// cpu_system
module cpu_system(
    input          clk,
    input          reset,
    output         imem_read,
    output [5:0]   imem_addr,
    input  [127:0] imem_rdata,
    input          imem_busywait,
    output         dmem_read,
    output         dmem_write,
    output [5:0]   dmem_addr,
    output [31:0]  dmem_wdata,
    input  [31:0]  dmem_rdata,
    input          dmem_busywait,
    output         ret_valid,
    output [31:0]  ret_pc,
    output         ret_rf_we,
    output [2:0]   ret_rf_waddr,
    output [7:0]   ret_rf_wdata
);
For scale: ~3600 cells after synthesis, roughly 1200 flip-flops, ~260 I/O pins, roughly 54000 sq um of cells after synthesis.
Settings: LEC_CHECK=0, CAP_MARGIN=20, CELL_PAD_IN_SITES_GLOBAL_PLACEMENT=1, CORE_ASPECT_RATIO=1.58, CORE_MARGIN=2, CORE_UTILIZATION=61, CTS_CLUSTER_SIZE=34, GPL_ROUTABILITY_DRIVEN=0, HOLD_SLACK_MARGIN=0.29, MIN_ROUTING_LAYER=met1, PLACE_DENSITY_LB_ADDON=0.01, SETUP_SLACK_MARGIN=1.57, SLEW_MARGIN=20; clock period 5.4 ns.
run.sh (not shown) runs the stock make flow with config.mk's settings and CLKGATE_MAP_FILE=.
The first run finished but failed the layout checks on negative setup slack.
Rerun with:
CAP_MARGIN = 40   (was 20)
CELL_PAD_IN_SITES_GLOBAL_PLACEMENT = default   (was 1)
CORE_ASPECT_RATIO = default   (was 1.58)
CORE_UTILIZATION = 66   (was 61)
CTS_CLUSTER_DIAMETER = 352   (was default)
CTS_CLUSTER_SIZE = 17   (was 34)
GPL_ROUTABILITY_DRIVEN = default   (was 0)
HOLD_SLACK_MARGIN = 0.27   (was 0.29)
MIN_ROUTING_LAYER = default   (was met1)
PLACE_DENSITY_LB_ADDON = 0.0   (was 0.01)
SETUP_SLACK_MARGIN = 1.29   (was 1.57)
TNS_END_PERCENT = 10   (was default)
Result: The changed run ran to the end with violations: negative setup slack. First-iteration DRC count grows by about 60%. Routed wire length grows by about 5.6%. Hold slack is better by 0.0068 ns. Setup slack is better by 0.036 ns. Final area shrinks by 3.4%. Global-route usage grows by 2.8 points. Sequential power barely changes. Clock-buffer cell count grows by 3. Utilization grows by 3.6 points. Cell count shrinks by about 3.2%.
Rerun with:
CAP_MARGIN = 20   (was 40)
CTS_CLUSTER_DIAMETER = default   (was 352)
HOLD_SLACK_MARGIN = default   (was 0.27)
PLACE_DENSITY_LB_ADDON = default   (was 0.0)
SETUP_SLACK_MARGIN = 0.83   (was 1.29)
TNS_END_PERCENT = default   (was 10)
The changed run ran to the end with violations: negative setup slack.
Sequential cell count stays the same.
Synthesized area does not change.
Worst setup slack is worse by 0.18 ns.
Wire length goes up by 12%.
Rerun with:
CORE_UTILIZATION = 70   (was 66)
CTS_CLUSTER_SIZE = 49   (was 17)
HOLD_SLACK_MARGIN = 0.3   (was default)
PLACE_DENSITY_LB_ADDON = 0.0   (was default)
SETUP_SLACK_MARGIN = 0.65   (was 0.83)
Effect: Now the flow stopped in global routing (GRT-0232). Synthesized cell count stays the same. Synthesized area stays the same. Die area decreases by about 5.6%.
Rerun with:
CORE_UTILIZATION = 66   (was 70)
CTS_CLUSTER_SIZE = default   (was 49)
HOLD_SLACK_MARGIN = default   (was 0.3)
PLACE_DENSITY_LB_ADDON = default   (was 0.0)
SETUP_SLACK_MARGIN = default   (was 0.65)
clock period = 4.8 ns   (was 5.4 ns; I/O delays follow)
What happened:
- With this change the flow completed, yet does not pass: negative setup slack
- synthesized area does not change
- die area climbs by 6.0%
- synthesized cell count is unchanged
Rerun with:
CORE_UTILIZATION = 30   (was 66)
clock period = 11.6 ns   (was 4.8 ns; I/O delays follow)
The changed run went through all stages and came out clean.
Wire length went down by a quarter to a third.
Synthesized area stays the same.
Register-to-register slack is better by 5.8 ns.
Core utilization is lower by 52 points.
Cell area goes down by roughly a tenth.
Sequential cell count does not change.
Total power goes down by well over a third.
Sequential share of layout area grows by 5.7 points.
Global-route usage came out lower by 31 points.

---

lagoon:
cpu_system again, from the RTL that the note above started with.
export LEC_CHECK = 0
export CAP_MARGIN = 20
export CORE_MARGIN = 2
export CORE_UTILIZATION = 58
export SLEW_MARGIN = 20
create_clock -name core_clock -period 5.4 [get_ports {clk}]
[lagoon] flow finished | final checks: failed | reasons: setup timing
Input changes introduced in violet (baseline for comparison: lagoon):
Settings: an added MIN_ROUTING_LAYER of met1; an added PLACE_DENSITY_LB_ADDON of 0.01; a change of CORE_UTILIZATION from 58 to 61; an added GPL_ROUTABILITY_DRIVEN of 0; an added CTS_CLUSTER_SIZE of 34; an added CELL_PAD_IN_SITES_GLOBAL_PLACEMENT of 1; an added SETUP_SLACK_MARGIN of 1.57.
==> results <==
Comparing violet against lagoon, there is no change at all in synthesized area.
Compared with lagoon, violet shows post-route fraction of the period consumed by the critical path higher by 0.31 points.
Each of violet and lagoon falls short of a clean finish.
[violet] flow finished | final checks: failed | reasons: setup timing
| measured slew at the worst slew-check pin | violet vs lagoon | 0.16 ns higher |
Here is what was changed in the inputs of yarrow compared with violet.
Settings: a change of CTS_CLUSTER_SIZE from 34 to 50; a change of CORE_UTILIZATION from 61 to 70; a deleted GPL_ROUTABILITY_DRIVEN that had been 0; a deleted CELL_PAD_IN_SITES_GLOBAL_PLACEMENT that had been 1; a deleted MIN_ROUTING_LAYER that had been met1; a change of PLACE_DENSITY_LB_ADDON from 0.01 to 0.0; an added HOLD_SLACK_MARGIN of 0.29; a change of SETUP_SLACK_MARGIN from 1.57 to 1.42.
--- outcome ---
What ended yarrow was a tool error in 5_1_grt; the run never finished. Comparing yarrow against violet, there is no change at all in post-synthesis share of cell area spent on full adders, half adders and majority gates. Summary — number of cells upsized or downsized after cts, yarrow relative to violet: higher, by 98%. When yarrow is measured against violet, its number of core rows turns out 7 lower. Compared to violet, yarrow has initial cell density of the core 9.0 points higher. Compared with violet, in yarrow and-or/or-and share of the synthesized area comparable, total CTS buffers now smaller, total standard cell area after synthesis comparable, synthesized cell count comparable. Going from violet to yarrow, the die area was shrunk.
Inputs modified between yarrow and umber:
Settings: CTS_CLUSTER_SIZE: 50 -> unset; HOLD_SLACK_MARGIN: 0.29 -> unset; CORE_UTILIZATION: 70 -> 61; PLACE_DENSITY_LB_ADDON: 0.0 -> unset; SETUP_SLACK_MARGIN: 1.42 -> unset.
[summary]
Fraction of registers with async set or reset after synthesis: umber vs yarrow — no meaningful difference. Measured against yarrow, the placeable core area of umber comes out at 1.15 times the reference value. The instance area at placement in umber sits about 0.9% above the value recorded for yarrow. Between yarrow and umber, the difference in number of cells upsized or downsized after cts is negligible. Summary of umber over yarrow: clock buffer count from CTS grew by 5.4%; HPWL after detailed placement shrank by 8.8%; minimum setup slack after placement shrank by 0.019 ns; vertical die dimension grew by 20 um; die area grew by about 15%. Every stage of umber finished as expected; the final checks, on the other hand, flagged setup timing, which means the layout fails.
Power and IR drop assume default switching activity.
